## cpu_8b
module cpu_8b(
    input wire clk,
    input wire rst,
    output wire halt,
    output wire mem_we,
    output wire [7:0] mem_addr,
    output wire [7:0] mem_wdata,
    input wire [7:0] mem_rdata
);
    wire [7:0] mem_d_i;
    wire [7:0] mem_d_o;
    assign mem_wdata = mem_d_i;
    assign mem_d_o = mem_rdata;
    wire [2:0] alu_opcode;
    wire [7:0] alu_a;
    wire [7:0] alu_b;
    wire a_we;
    wire [7:0] a_reg_i;
    wire [7:0] a_reg_o;
    wire b_we;
    wire [7:0] b_reg_i;
    wire [7:0] b_reg_o;
    wire alu_we;
    wire [7:0] alu_res_next;
    wire [7:0] alu_res;
    wire zf_we;
    wire zf_next;
    wire zf;
    wire ir_we;
    wire [7:0] instr;
    wire [2:0] next_state;
    wire [2:0] state;
    wire pc_we;
    wire [7:0] pc_next;
    wire [7:0] pc;
    wire alu_sel_a;
    wire alu_sel_b;
    wire a_sel;
    wire b_sel;
    wire mem_sel;
    wire [7:0] offset_addr;
    wire addr_sel;
    wire [7:0] addr_offset_zext;
    wire [3:0] addr_offset;
    wire [3:0] pc_offset;
    wire [7:0] pc_offset_zext;
    wire [7:0] inc_pc;
    wire [7:0] new_pc;
    wire pc_sel;
    wire [7:0] jmp_reg_val;
    wire pc_jmp_sel;
    control_unit cpu_control(
        .instr(instr),
        .state(state),
        .zf(zf),
        .reset(rst),
        .next_state(next_state),
        .pc_we(pc_we),
        .pc_sel(pc_sel),
        .pc_jmp_sel(pc_jmp_sel),
        .pc_offset(pc_offset),
        .addr_sel(addr_sel),
        .addr_offset(addr_offset),
        .mem_sel(mem_sel),
        .mem_we(mem_we),
        .alu_opcode(alu_opcode),
        .alu_sel_a(alu_sel_a),
        .alu_sel_b(alu_sel_b),
        .alu_we(alu_we),
        .zf_we(zf_we),
        .ir_we(ir_we),
        .a_sel(a_sel),
        .a_we(a_we),
        .b_sel(b_sel),
        .b_we(b_we),
        .halt(halt)
    );
    alu alu_unit(
        .opcode(alu_opcode),
        .a(alu_a),
        .b(alu_b),
        .y(alu_res_next),
        .zf(zf_next)
    );
    register #(.WIDTH(8)) a_register(
        .clk(clk),
        .rst(rst),
        .we(a_we),
        .d(a_reg_i),
        .q(a_reg_o)
    );
    register #(.WIDTH(8)) b_register(
        .clk(clk),
        .rst(rst),
        .we(b_we),
        .d(b_reg_i),
        .q(b_reg_o)
    );
    register #(.WIDTH(8)) alu_register(
        .clk(clk),
        .rst(rst),
        .we(alu_we),
        .d(alu_res_next),
        .q(alu_res)
    );
  ...
For scale: roughly 460 cells after synthesis, about 28 I/O pins.
clock: 8.03 ns
lec_check: 0
cap_margin: 40
cell_pad_in_sites_global_placement: 0
core_aspect_ratio: 1.63
core_margin: 6
core_utilization: 45
cts_cluster_diameter: 299
cts_cluster_size: 11
gpl_routability_driven: 1
max_routing_layer: met4
slew_margin: 20
run.sh (not shown) runs the stock make flow with config.mk's settings and CLKGATE_MAP_FILE=.
The baseline produced a clean layout.
==> next run, changes <==
- CAP_MARGIN: 40 -> 35
- CELL_PAD_IN_SITES_GLOBAL_PLACEMENT: 0 -> not set
- CORE_ASPECT_RATIO: 1.63 -> not set
- CORE_MARGIN: 6 -> 2
- CORE_UTILIZATION: 45 -> 72
- CTS_CLUSTER_DIAMETER: 299 -> not set
- CTS_CLUSTER_SIZE: 11 -> not set
- GPL_ROUTABILITY_DRIVEN: 1 -> not set
- HOLD_SLACK_MARGIN: not set -> 0.04
- SETUP_SLACK_MARGIN: not set -> -0.27
- clock period: 8.03 -> 4.1 ns (I/O delays scaled with it)
Outcome: This time the run reached the layout checks and failed them: setup timing; wire length grows by 20%; design area increases by 6.2%; utilization increases by 38 points; first-iteration DRC count is higher to 2.6 times its value; power rises by 82%; die size drops by 46%; clock power rose by 27%; count of clock-buffer cells in the layout is unchanged; global-route usage grows by 23 points.
==> next run, changes <==
- ABC_AREA: not set -> 1
- CAP_MARGIN: 35 -> 20
- CORE_UTILIZATION: 72 -> 62
- HOLD_SLACK_MARGIN: 0.04 -> not set
- MAX_ROUTING_LAYER: met4 -> not set
- SETUP_SLACK_MARGIN: -0.27 -> not set
- clock period: 4.1 -> 1.99 ns (I/O delays scaled with it)
The changed run aborted during clock tree synthesis (4_1_cts).
Die size increases by 16%.
Area after synthesis increases by 0.31%.
Synthesized cell count increases by 24%.
==> next run, changes <==
- ABC_AREA: 1 -> not set
- CORE_UTILIZATION: 62 -> 34
- TNS_END_PERCENT: not set -> 90
- clock period: 1.99 -> 5.0 ns (I/O delays scaled with it)
This time the run completed without violations. Area after synthesis falls by 0.31%. Synthesized cell count fell by 19%. Die size increases by 77%.
==> next run, changes <==
- CORE_UTILIZATION: 34 -> 68
- TNS_END_PERCENT: 90 -> not set
- clock period: 5.0 -> 4.8 ns (I/O delays scaled with it)
The changed run went through all stages and came out clean.
Worst hold slack hardly moves.
Core utilization grows by 40 points.
Final cell count shrinks by roughly a tenth.
Design area shrinks slightly.
Sequential share of layout area grows by 0.22 points.
Die area shrinks by well over a third.
==> next run, changes <==
- CORE_UTILIZATION: 68 -> 40
The new run completed with no timing, DRC or antenna violations.
Critical path depth does not change.
Cell area came out higher by 1.2%.
Die area increases by 66%.
Wire length stays flat.
Maximum frequency rises by 1.3%.
Via count shrinks by 3.9%.
Total power is higher by 1.0%.
Sequential power stays flat.
Setup slack improved by 0.058 ns.
Area after synthesis does not change.

========
## pepper
cpu_8b again, from the RTL that the note above started with.
make LEC_CHECK=0 ABC_AREA=1 CAP_MARGIN=20 CORE_MARGIN=2 CORE_UTILIZATION=72 CTS_CLUSTER_DIAMETER=103 CTS_CLUSTER_SIZE=78 HOLD_SLACK_MARGIN=0.3 PLACE_DENSITY_LB_ADDON=0.2 SLEW_MARGIN=20 finish   # period 3.36 ns
No final results exist for pepper, since it was stopped by error GRT-0232 during 5_1_grt.
What quartz does differently from pepper at the input level:
- swapping 72 for 40 in CORE_UTILIZATION
- clearing CTS_CLUSTER_SIZE, which used to be 78
- clearing CTS_CLUSTER_DIAMETER, which used to be 103
- clearing ABC_AREA, which used to be 1
- clearing HOLD_SLACK_MARGIN, which used to be 0.3
- clearing PLACE_DENSITY_LB_ADDON, which used to be 0.2
- swapping 3.36 for 5.0 in the clock period (ns, I/O delays scaled along)
Results
Seen in the log of pepper: GRT-0232 during 5_1_grt, after which the run never completed.
quartz finished every stage and its layout cleared the timing, DRC and antenna checks.
Diff quartz and pepper: multiplexer share of the synthesized area lower in pepper
Relative to pepper, the die extent in y measured on quartz has increased by more than a quarter.
Lower final RePlAce weighted congestion goes to quartz over pepper.
Die size up about 75% in quartz wrt pepper
In quartz, the number of buffers inserted by post-CTS setup repair came out 4 below the value in pepper.
Compared pepper against quartz; fraction of the yosys area taken by sequential cells within noise.
Compared quartz against pepper; area share of fa/ha/maj cells after synthesis within noise.
Against pepper, quartz comes in 1.9 points higher on synthesized-area fraction occupied by xor and xnor cells.
Here is what was changed in the inputs of indigo compared with quartz.
- ABC_AREA now 1, previously not set
- CTS_CLUSTER_SIZE now 100, previously not set
- CORE_ASPECT_RATIO now 0.5, previously not set
- PLACE_DENSITY now 0.84, previously not set
- CTS_CLUSTER_DIAMETER now 177, previously not set
- CORE_UTILIZATION now 63, was 40
- TNS_END_PERCENT now 5, previously not set
==> comparison <==
- The power consumed by the clock network in quartz is 0.69 times that in indigo.
- Non-clock buffer count, quartz and indigo: larger value in quartz
- Row register-to-register slack: indigo higher / quartz lower
- [indigo vs quartz] total power: higher in indigo
- From quartz to indigo the numbers moved as follows: number of vias in the routed layout went up 355; slack of the critical path went up by 86 ps.
### indigo -> garnet
- PLACE_DENSITY: 0.84 -> unset
- CTS_CLUSTER_DIAMETER: 177 -> 384
- TNS_END_PERCENT: 5 -> 95
- CORE_UTILIZATION: 63 -> 58
[summary]
- Area growth from synthesis to layout in garnet is 0.48 points above indigo.
- garnet vs indigo on final cycle utilization of the critical path: garnet is the lower one.
- Between garnet and indigo, the combinational power does not differ in any meaningful way.
- Compared indigo against garnet; mean routed wirelength per cell within noise.
Setup changes, garnet to violet
- clearing CTS_CLUSTER_DIAMETER, which used to be 384
- clearing CORE_ASPECT_RATIO, which used to be 0.5
- putting GPL_ROUTABILITY_DRIVEN at 1 where nothing was set
- swapping 100 for 30 in CTS_CLUSTER_SIZE
- swapping 58 for 62 in CORE_UTILIZATION
- clearing ABC_AREA, which used to be 1
- swapping 20 for 40 in CAP_MARGIN
- clearing TNS_END_PERCENT, which used to be 95
- putting MAX_ROUTING_LAYER at met5 where nothing was set
[summary]
- violet completed; timing, DRC and antenna clean
- garnet reached the end of the flow, and the finished layout is clean on the timing, DRC and antenna checks.
- In the metrics for garnet and violet, the one carrying the lower final cycle utilization of the critical path is garnet.
- Compared with garnet, in violet die span in y went up; hold slack now sits lower; multi-input logic area rose 200 µm²; actual slew at the worst max-slew pin lost 92 ps.
- On clock-pin transition on the worst setup and hold timing paths: between garnet and violet, it ends up higher for violet.
- From garnet to violet the numbers moved as follows: fmax went down, mean cell area of the mapped netlist shows an increase of about 24%, met3 track demand over resource saw an increase.
For zinc, these inputs were changed with respect to violet:
- CAP_MARGIN changed from 40 to 20
- ABC_AREA newly set to 1
- CORE_UTILIZATION changed from 62 to 40
- CELL_PAD_IN_SITES_GLOBAL_PLACEMENT newly set to 3
- CORE_ASPECT_RATIO newly set to 1.93
- MAX_ROUTING_LAYER removed (was met5)
- GPL_ROUTABILITY_DRIVEN removed (was 1)
- TNS_END_PERCENT newly set to 40
- CTS_CLUSTER_SIZE changed from 30 to 100
- CTS_CLUSTER_DIAMETER newly set to 384
==> comparison <==
As of zinc, area after synthesis had risen slightly compared to violet.
Adder and majority gate portion of the synthesized area: violet vs zinc, no meaningful difference
The cell total in the yosys stat output of zinc exceeds that of violet by 111.
zinc: aborted in 3_1_place_gp_skip_io (tool error)
Looking at die area, zinc sits 53% higher than violet does.
Changes observed in zinc relative to violet: cell count after synthesis moved up; height of the die moved up; Yosys chip area has increased; proportion of synthesized area in mux cells fell 11 points.

========
run A:
cpu_8b again, from the RTL that the note above started with.
make LEC_CHECK=0 ABC_AREA=0 CAP_MARGIN=25 CELL_PAD_IN_SITES_GLOBAL_PLACEMENT=3 CORE_ASPECT_RATIO=0.79 CORE_MARGIN=4 CORE_UTILIZATION=41 CTS_CLUSTER_DIAMETER=108 GPL_ROUTABILITY_DRIVEN=1 GPL_TIMING_DRIVEN=0 HOLD_SLACK_MARGIN=0.25 MAX_ROUTING_LAYER=met5 PLACE_DENSITY_LB_ADDON=0.2 SETUP_SLACK_MARGIN=0.22 SLEW_MARGIN=35 TNS_END_PERCENT=50 finish   # period 4.38 ns
Status: run A FAILED at global placement (3_3_place_gp) (tool error)
Inputs modified between run A and run B:
- a change of ABC_AREA from 0 to 1
- a change of CORE_ASPECT_RATIO from 0.79 to 1.07
- a deleted TNS_END_PERCENT that had been 50
Notes after the runs:
- Run A → run B: share of synthesized area spent on multiplexers saw a decrease; number of unique standard cell types used by synthesis decreased by 25 relative to the old numbers; total number of placement rows now larger; die size ~0 delta; synthesized area went up 0.31%.
- Run B got as far as global placement without I/O (3_1_place_gp_skip_io), where a tool error ended the run.
- Changes observed in run B relative to run A: net count entering floorplan up 111; starting density of the core comparable.
- Run B has simple-gate portion of the synthesized area above what run A had.
- Re chip area line of the yosys report: run B is about 0.3% up on run A.
- Cell count in the Yosys report on run B is up relative to run A.
The following lists how run C was set up differently from run B:
- SETUP_SLACK_MARGIN: 0.22 -> unset
- CTS_CLUSTER_SIZE: unset -> 37
- CORE_UTILIZATION: 41 -> 72
- CAP_MARGIN: 25 -> 20
- CORE_MARGIN: 4 -> 2
- CELL_PAD_IN_SITES_GLOBAL_PLACEMENT: 3 -> unset
- PLACE_DENSITY_LB_ADDON: 0.2 -> unset
- PLACE_DENSITY: unset -> 0.38
- HOLD_SLACK_MARGIN: 0.25 -> unset
- MAX_ROUTING_LAYER: met5 -> met4
- GPL_TIMING_DRIVEN: 0 -> 1
- the clock period (ns, I/O delays scaled along): 4.38 -> 3.21
==> comparison <==
- Sort run C and run B by site row count, descending, and run B comes first.
- Area of the mapped netlist came out exactly the same in run C and run B.
- Per the comparison of run C with run B, instance count of the mapped netlist about even; number of synthesized register bits about even.
- Run B → run C: yosys stat chip area shows no meaningful change; chip width shows a reduction of 27%; die span in y shows a reduction of about 26%.
- The die used by run C is smaller than the one used by run B.
- For area fraction in mux cells, run C and run B come out practically identical.
- Run C did not finish; a tool error ended it in global routing (5_1_grt).
- Run C: share of the core filled by cells before placement is 33 points higher than what run B reported.
- Area of the core delta (run C − run B): favourable
Setup changes, run C to run D
- an added PLACE_DENSITY_LB_ADDON of 0.15
- a change of CORE_UTILIZATION from 72 to 70
- a change of CTS_CLUSTER_SIZE from 37 to 98
- a deleted PLACE_DENSITY that had been 0.38
- an added TNS_END_PERCENT of 30
- a change of the clock period (ns, I/O delays scaled along) from 3.21 to 5.66
## What came out
- The flow ran to completion for all of run C and run D but run C, which stopped partway.
- Compare run C and run D | floorplan core density lower: run D
- Against run C, floorplan core area in run D rose by a few percent.
- As far as area of the synthesized netlist per yosys stat is concerned, run C and run D perform about the same.
- Taking run C as the reference, in run D sum of net half-perimeters after detailed placement went down; post-CTS setup buffer count went down; cell count after placement went down; fraction of synthesized area in multiplexers did not really move; area of the chip went up.
- For the die extent in y, run D came in 1.0 um higher than run C did.

========
== v48 ==
cpu_8b again, from the RTL that the note above started with.
clock: 3.22 ns
lec_check: 0
abc_area: 1
cap_margin: 20
core_aspect_ratio: 1.07
core_margin: 2
core_utilization: 71
cts_cluster_diameter: 108
cts_cluster_size: 14
gpl_routability_driven: 1
gpl_timing_driven: 1
hold_slack_margin: 0.29
max_routing_layer: met4
place_density_lb_addon: 0.28
slew_margin: 35
Although it ran to completion, v48 produced a layout that fails the final checks because of negative setup slack.
Changes in v34 relative to v48:
Settings: TNS_END_PERCENT: unset -> 40; PLACE_DENSITY_LB_ADDON: 0.28 -> 0.04; CORE_UTILIZATION: 71 -> 72; SETUP_SLACK_MARGIN: unset -> 0.44; HOLD_SLACK_MARGIN: 0.29 -> -0.08; CTS_CLUSTER_SIZE: 14 -> unset; SLEW_MARGIN: 35 -> 5; the clock period (ns, I/O delays scaled along): 3.22 -> 1.79.
Results
Die boundary height came out lower on v34 than on v48.
v34 terminated abnormally: detailed placement (3_5_place_dp) reported DPL-0038.
Mux contribution to synthesized area came out exactly the same in v34 and v48.
Compared with v48, v34 shows total core area that has gone down by a few percent.
Higher effective utilization at floorplan goes to v34 over v48.
Changes observed in v34 relative to v48: routability congestion estimate +0.036, simple-gate area share of the yosys netlist did not really move, die footprint fell 76 sq um.
Diff v48..v34 | cell count after synthesis | unchanged
Compared with v48, x dimension of the die in v34 decreased slightly.
Changes in v14 relative to v34:
Settings: GPL_TIMING_DRIVEN removed (was 1); HOLD_SLACK_MARGIN removed (was -0.08); MAX_ROUTING_LAYER removed (was met4); CORE_ASPECT_RATIO removed (was 1.07); CTS_CLUSTER_DIAMETER removed (was 108); PLACE_DENSITY_LB_ADDON removed (was 0.04); SLEW_MARGIN changed from 5 to 20; GPL_ROUTABILITY_DRIVEN removed (was 1); CORE_UTILIZATION changed from 72 to 61; SETUP_SLACK_MARGIN removed (was 0.44); TNS_END_PERCENT removed (was 40); the clock period (ns, I/O delays scaled along) changed from 1.79 to 4.32.
Against v34, die height in v14 rose by a few percent. v34 -> v14: die size increased by more than 10%. The higher weighted congestion at the end of routability-driven global placement of v34 and v14 is in v34. Comparing v14 with v34, the number of nets produced by synthesis came out essentially unchanged. v14 ran to completion and came out clean on the timing, DRC and antenna checks. Die extent in x: v14 higher than v34. Measured against v14, the placeable core region of v34 comes out at 0.828 times the reference value. Relative to v34, the site row count measured on v14 has increased by a little under 10%. Diff v34..v14 | combined area of all synthesized cells | unchanged.
For v28, these inputs were changed with respect to v14:
Settings: a change of CORE_UTILIZATION from 61 to 60; an added SETUP_SLACK_MARGIN of 1.13; a deleted ABC_AREA that had been 1; a change of the clock period (ns, I/O delays scaled along) from 4.32 to 3.88.
Results
Although it ran to completion, v28 produced a layout that fails the final checks because of negative setup slack. v28 vs v14 — slew of the pin with the lowest slew margin rose 0.13 ns. For the relative area of non-clock buffer cells in the final design, v28 came in 14 points higher than v14 did. Timing endpoint of the critical path = mem_addr[4]: v14; timing endpoint of the critical path = zf_register.q: v28. Changes observed in v28 relative to v14: tightest slew margin relative to the limit went down 10 points, first-pass GRT wire length higher. Wire length deteriorates in v28 relative to v14. Compared with v14, in v28 met2 track utilization from global routing moved up, post-synthesis area per instance moved up, cell area moved up, share of cell area taken by flip-flops and latches moved down.
--- input diff v28..v20 ---
Settings: an added ABC_AREA of 1; an added CTS_CLUSTER_DIAMETER of 221; an added CTS_CLUSTER_SIZE of 98; a change of CORE_UTILIZATION from 60 to 72; a deleted SETUP_SLACK_MARGIN that had been 1.13; a change of the clock period (ns, I/O delays scaled along) from 3.88 to 4.32.
- A kind of critical path of primary input to register is what v28 shows, while primary input to output pin belongs to v20.
- v28 → v20: total power now sits lower; cell depth of the worst flop-to-flop path picked up an extra 5; smallest setup slack after layout rose by 0.16 ns.
- v20: PASS, flow complete, no timing, DRC or antenna violations
What v38 does differently from v20 at the input level:
Settings: CORE_UTILIZATION: 72 -> 70; CTS_CLUSTER_SIZE: 98 -> unset; ABC_AREA: 1 -> unset; CTS_CLUSTER_DIAMETER: 221 -> 85; the clock period (ns, I/O delays scaled along): 4.32 -> 3.59.
Results
Seen in the log of v38: ODB-0269 during global routing (5_1_grt), after which the run never completed.
The synthesized-area fraction occupied by adder cells was comparable across v38 and v20.
STATUS area of the core: v38 loses against v20
Number of buffers added on ports: v38 vs v20 — no meaningful difference
v38 against v20: horizontal die size higher, die outline height +1.2%.
Compared with v20, post-synth net total in v38 decreased by more than 10%.
Max xor/xnor share of the synthesized area across v38 and v20: v38
Area after synthesis delta for v38 relative to v20: about 0.3% lower
Cmp v38 and v20 / complex-gate fraction of the synthesized area / higher: v38
No activity file was given, so power comes from the tool's default toggle rates.
